// TM_ALU
module TM_ALU (
    input  wire        clk,
    input  wire        reset,
    input  wire [7:0]  AvgTxLen,
    input  wire [7:0]  InstExed,
    input  wire [7:0]  CurTxLen,
    output wire [7:0]  AvgTxLen_new,
    output wire [7:0]  InstExed_new
);
clock: 51.9 ns
lec_check: 0
cap_margin: 20
cell_pad_in_sites_global_placement: 1
core_aspect_ratio: 1.43
core_margin: 5
core_utilization: 67
cts_cluster_diameter: 322
cts_cluster_size: 19
gpl_timing_driven: 1
max_routing_layer: met4
min_routing_layer: met2
place_density: 0.64
setup_slack_margin: 1.07
slew_margin: 20
tns_end_percent: 15
run.sh (not shown) runs the stock make flow with config.mk's settings and CLKGATE_MAP_FILE=.
The starting point stopped in global placement (3_3_place_gp) with GPL-0301.
Rerun with:
- ABC_AREA: default -> 1
- CELL_PAD_IN_SITES_GLOBAL_PLACEMENT: 1 -> default
- CORE_ASPECT_RATIO: 1.43 -> default
- CORE_MARGIN: 5 -> 2
- CORE_UTILIZATION: 67 -> 72
- CTS_CLUSTER_DIAMETER: 322 -> default
- CTS_CLUSTER_SIZE: 19 -> default
- GPL_TIMING_DRIVEN: 1 -> default
- MAX_ROUTING_LAYER: met4 -> default
- MIN_ROUTING_LAYER: met2 -> default
- PLACE_DENSITY: 0.64 -> 0.82
- SETUP_SLACK_MARGIN: 1.07 -> default
- TNS_END_PERCENT: 15 -> default
- clock period: 51.9 -> 14.3 ns (I/O delays scaled with it)
The changed run stopped in clock tree synthesis (4_1_cts).
Die size falls by 13%.
Area after synthesis grows by 2.8%.
Synthesized cell count rises by 26%.
Rerun with:
- PLACE_DENSITY: 0.82 -> default
- clock period: 14.3 -> 43.8 ns (I/O delays scaled with it)
Outcome:
- Now the flow finished with timing, DRC and antenna clean
- synthesized area stays the same
- die size is unchanged
- synthesized cell count is unchanged
Rerun with:
- ABC_AREA: 1 -> default
- CORE_UTILIZATION: 72 -> 17
- clock period: 43.8 -> 29.0 ns (I/O delays scaled with it)
Sequential cell count is unchanged.
Hold slack gets worse by 11 ps.
Core utilization drops by 58 points.
First-iteration DRC count is higher by about 20%.
Rerun with:
- CORE_UTILIZATION: 17 -> 50
- SETUP_SLACK_MARGIN: default -> 4.39
- clock period: 29.0 -> 16.2 ns (I/O delays scaled with it)
The new run finished but fails on negative setup slack.
Worst setup slack gets worse by 12000 ps.
Wire length went up by roughly a tenth.

* * *

TM_ALU again, from the RTL that the note above started with.
clock: 30.0 ns
lec_check: 0
abc_area: 1
cap_margin: 20
core_margin: 5
core_utilization: 66
hold_slack_margin: 0.06
setup_slack_margin: -2.0
slew_margin: 20
tns_end_percent: 5
==> next run, changes <==
==> flow/config.mk (replaced) <==
export PLATFORM = sky130hd
export DESIGN_NAME = TM_ALU
export DESIGN_NICKNAME = TM_ALU
export VERILOG_FILES = /design/flow/design.v
export SDC_FILE = /design/flow/constraint.sdc
export NUM_CORES = 4
export LEC_CHECK = 0
export CAP_MARGIN = 20
export CORE_MARGIN = 2
export CORE_UTILIZATION = 40
export SLEW_MARGIN = 20
- The new run completed with no timing, DRC or antenna violations
- utilization goes down by 25 points
- non-clock buffer count rose by 61
- hold slack is better by 0.0082 ns
- cell count shrinks by a few percent
- routed wire length rose by a quarter to a third
- worst setup slack gets better by 0.27 ns
- sequential share of layout area drops by 0.88 points
==> next run, changes <==
--- a/flow/config.mk
+++ b/flow/config.mk
@@ -6,6 +6,7 @@
 export NUM_CORES = 4
 export LEC_CHECK = 0
+export ABC_AREA = 1
 export CAP_MARGIN = 20
 export CORE_MARGIN = 2
-export CORE_UTILIZATION = 40
+export CORE_UTILIZATION = 58
 export SLEW_MARGIN = 20
==> flow/constraint.sdc (replaced) <==
create_clock -name core_clock -period 24.7 [get_ports {clk}]
set_input_delay 4.9400 -clock core_clock [delete_from_list [all_inputs] [get_ports {clk}]]
set_output_delay 4.9400 -clock core_clock [all_outputs]
set_load 0.01 [all_outputs]
Result:
- The changed run went through all stages and came out clean
- global-route usage rises by 6.0 points
- register-to-register slack got worse by 0.74 ns
- routed wire length came out lower by a few percent

* * *

TM_ALU again, from the RTL that the note above started with.
Settings: LEC_CHECK=0, ABC_AREA=1, CAP_MARGIN=5, CORE_MARGIN=2, CORE_UTILIZATION=40, CTS_CLUSTER_DIAMETER=346, CTS_CLUSTER_SIZE=49, HOLD_SLACK_MARGIN=-0.09, PLACE_DENSITY_LB_ADDON=0.01, SLEW_MARGIN=20, TNS_END_PERCENT=35; clock period 30.0 ns.
Next try:
ABC_AREA = default   (was 1)
CAP_MARGIN = 20   (was 5)
CTS_CLUSTER_DIAMETER = default   (was 346)
CTS_CLUSTER_SIZE = default   (was 49)
HOLD_SLACK_MARGIN = -0.07   (was -0.09)
PLACE_DENSITY_LB_ADDON = 0.06   (was 0.01)
TNS_END_PERCENT = default   (was 35)
After rerunning:
- The new run passed the timing, design-rule and antenna checks
- setup slack loses 1.5 ns
- die area went down by about 2.7%
- global-route usage grows by 3.0 points
- cell area rose by about 3%
- via count drops by 1.2%
- sequential share of layout area went down by 0.37 points
- clock skew went up by 0.0060 ns
Next try:
ABC_AREA = 0   (was default)
CAP_MARGIN = 5   (was 20)
CORE_ASPECT_RATIO = 0.5   (was default)
CORE_MARGIN = 9   (was 2)
CTS_CLUSTER_DIAMETER = 346   (was default)
CTS_CLUSTER_SIZE = 86   (was default)
HOLD_SLACK_MARGIN = -0.09   (was -0.07)
PLACE_DENSITY_LB_ADDON = 0.01   (was 0.06)
TNS_END_PERCENT = 35   (was default)
Wire length is higher by a few percent.
Synthesized area does not change.
Fmax barely changes.
Cell count hardly moves.
Synthesized cell count is unchanged.
Utilization is higher by 1.5 points.
First-iteration DRC count is higher by a few percent.
Sequential share of layout area is lower by 0.18 points.
Next try:
ABC_AREA = default   (was 0)
CAP_MARGIN = 20   (was 5)
CORE_ASPECT_RATIO = default   (was 0.5)
CORE_MARGIN = 2   (was 9)
CORE_UTILIZATION = 58   (was 40)
CTS_CLUSTER_DIAMETER = default   (was 346)
CTS_CLUSTER_SIZE = default   (was 86)
HOLD_SLACK_MARGIN = default   (was -0.09)
PLACE_DENSITY_LB_ADDON = default   (was 0.01)
TNS_END_PERCENT = default   (was 35)
clock period = 16.2 ns   (was 30.0 ns; I/O delays follow)
With this change the flow ended with an error in global routing on GRT-0232.
Die area falls by well over a third.
Synthesized area does not change.
Synthesized cell count stays the same.

* * *

the previous run:
Starting RTL as in the previous note.
clock: 24.3 ns
lec_check: 0
cap_margin: 20
core_margin: 2
core_utilization: 66
setup_slack_margin: -1.87
slew_margin: 20
The previous run did not finish; the tool stopped in 5_1_grt with error DPL-0038.
#### Input delta (the current run over the previous run)
Settings: ABC_AREA now 1, previously not set; SETUP_SLACK_MARGIN now -1.36, was -1.87; CORE_UTILIZATION now 72, was 66; PLACE_DENSITY now 0.4, previously not set; the clock period (ns, I/O delays scaled along) now 27.6, was 24.3.
==> results <==
In summary, the current run completed successfully, with a layout that passed the timing, design-rule and antenna checks. The current run against the previous run: effective utilization at floorplan now larger, simple logic cell fraction of the synthesized area now larger. In the current run, the Yosys chip area came out 270 um2 above the value in the previous run. | number of cells after detailed placement | lower: the previous run |. From the previous run to the current run the numbers moved as follows: post-synthesis cell area up 2.8%; global placer's final weighted congestion down about 10%. The current run vs. the previous run: compound-gate portion of the synthesized area has decreased; net count after synthesis rose about 22%; placeable core region lost about 7.5%.

* * *

run E:
TM_ALU again, from the RTL that the note above started with.
==> flow/design.v (excerpt) <==
module TM_ALU (
    input  wire        clk,
    input  wire        reset,
    input  wire [7:0]  AvgTxLen,
    input  wire [7:0]  InstExed,
    input  wire [7:0]  CurTxLen,
    output wire [7:0]  AvgTxLen_new,
    output wire [7:0]  InstExed_new
);
Settings: LEC_CHECK=0, ABC_AREA=1, CAP_MARGIN=0, CORE_ASPECT_RATIO=0.64, CORE_MARGIN=2, CORE_UTILIZATION=72, CTS_CLUSTER_DIAMETER=119, CTS_CLUSTER_SIZE=75, HOLD_SLACK_MARGIN=0.01, PLACE_DENSITY_LB_ADDON=0.09, SLEW_MARGIN=30, TNS_END_PERCENT=95; clock period 28.7 ns.
Modified inputs, run C compared to run E
--- a/flow/config.mk
+++ b/flow/config.mk
@@ -7,10 +7,10 @@
 export LEC_CHECK = 0
 export ABC_AREA = 1
-export CAP_MARGIN = 0
+export CAP_MARGIN = 35
 export CORE_ASPECT_RATIO = 0.64
-export CORE_MARGIN = 2
-export CORE_UTILIZATION = 72
+export CORE_MARGIN = 3
+export CORE_UTILIZATION = 57
 export CTS_CLUSTER_DIAMETER = 119
-export CTS_CLUSTER_SIZE = 75
+export CTS_CLUSTER_SIZE = 96
 export HOLD_SLACK_MARGIN = 0.01
 export PLACE_DENSITY_LB_ADDON = 0.09
==> flow/constraint.sdc <==
create_clock -name core_clock -period 25.7 [get_ports {clk}]
set_input_delay 5.1400 -clock core_clock [delete_from_list [all_inputs] [get_ports {clk}]]
set_output_delay 5.1400 -clock core_clock [all_outputs]
set_load 0.01 [all_outputs]
==> results <==
Relative to run E, final standard cell count with taps included and fillers excluded has gone up in run C. Comparing the two runs side by side, run C comes out behind run E on global-route wire length before repair. Compared with run E, in run C vias after detailed routing shows a reduction of 198; upper clock frequency limit shows an increase of 12%; count of clock-buffer cells in the layout shows a reduction of 1; final worst-path cycle share shows no meaningful change; sequential share of layout area shows a reduction of 0.66 points. Going from run E to run C, total routing resource utilization after global routing shrinks by 7.9 points. Relative to run E, the total non-filler cell area in the finished layout measured on run C has increased by a few percent.

* * *

Starting RTL as in the previous note.
clock: 30.0 ns
lec_check: 0
abc_area: 0
cap_margin: 5
core_margin: 2
core_utilization: 40
cts_cluster_diameter: 122
cts_cluster_size: 98
hold_slack_margin: -0.09
place_density_lb_addon: 0.01
slew_margin: 20
tns_end_percent: 35
Then changed:
Settings changed: ABC_AREA 0 to 1, CAP_MARGIN 5 to 20, CORE_MARGIN 2 to 5, CORE_UTILIZATION 40 to 68, CTS_CLUSTER_DIAMETER 122 to not set, CTS_CLUSTER_SIZE 98 to not set, HOLD_SLACK_MARGIN -0.09 to 0.06, PLACE_DENSITY set to 0.42, PLACE_DENSITY_LB_ADDON 0.01 to not set, SETUP_SLACK_MARGIN set to -2.0, TNS_END_PERCENT 35 to not set.
Outcome:
- clock skew falls by 0.0050 ns
- synthesized area rises by 2.8%
- wire length falls by 21%
Then changed:
Settings changed: ABC_AREA 1 to 0, CAP_MARGIN 20 to 5, CORE_ASPECT_RATIO set to 1.74, CORE_MARGIN 5 to 7, CORE_UTILIZATION 68 to 40, CTS_CLUSTER_DIAMETER set to 346, CTS_CLUSTER_SIZE set to 17, GPL_TIMING_DRIVEN set to 0, HOLD_SLACK_MARGIN 0.06 to -0.09, PLACE_DENSITY 0.42 to not set, PLACE_DENSITY_LB_ADDON set to 0.01, SETUP_SLACK_MARGIN -2.0 to not set, TNS_END_PERCENT set to 35.
What happened: The new run went through all stages and came out clean. Global-route usage goes down by 6.3 points. Clock-buffer cell count goes down by 2. Final cell count goes down by 4.0%. Worst setup slack improves by 0.21 ns. Non-clock buffer count goes up by 111. First-iteration DRC count goes down by 38%. Die size goes up by 69%.
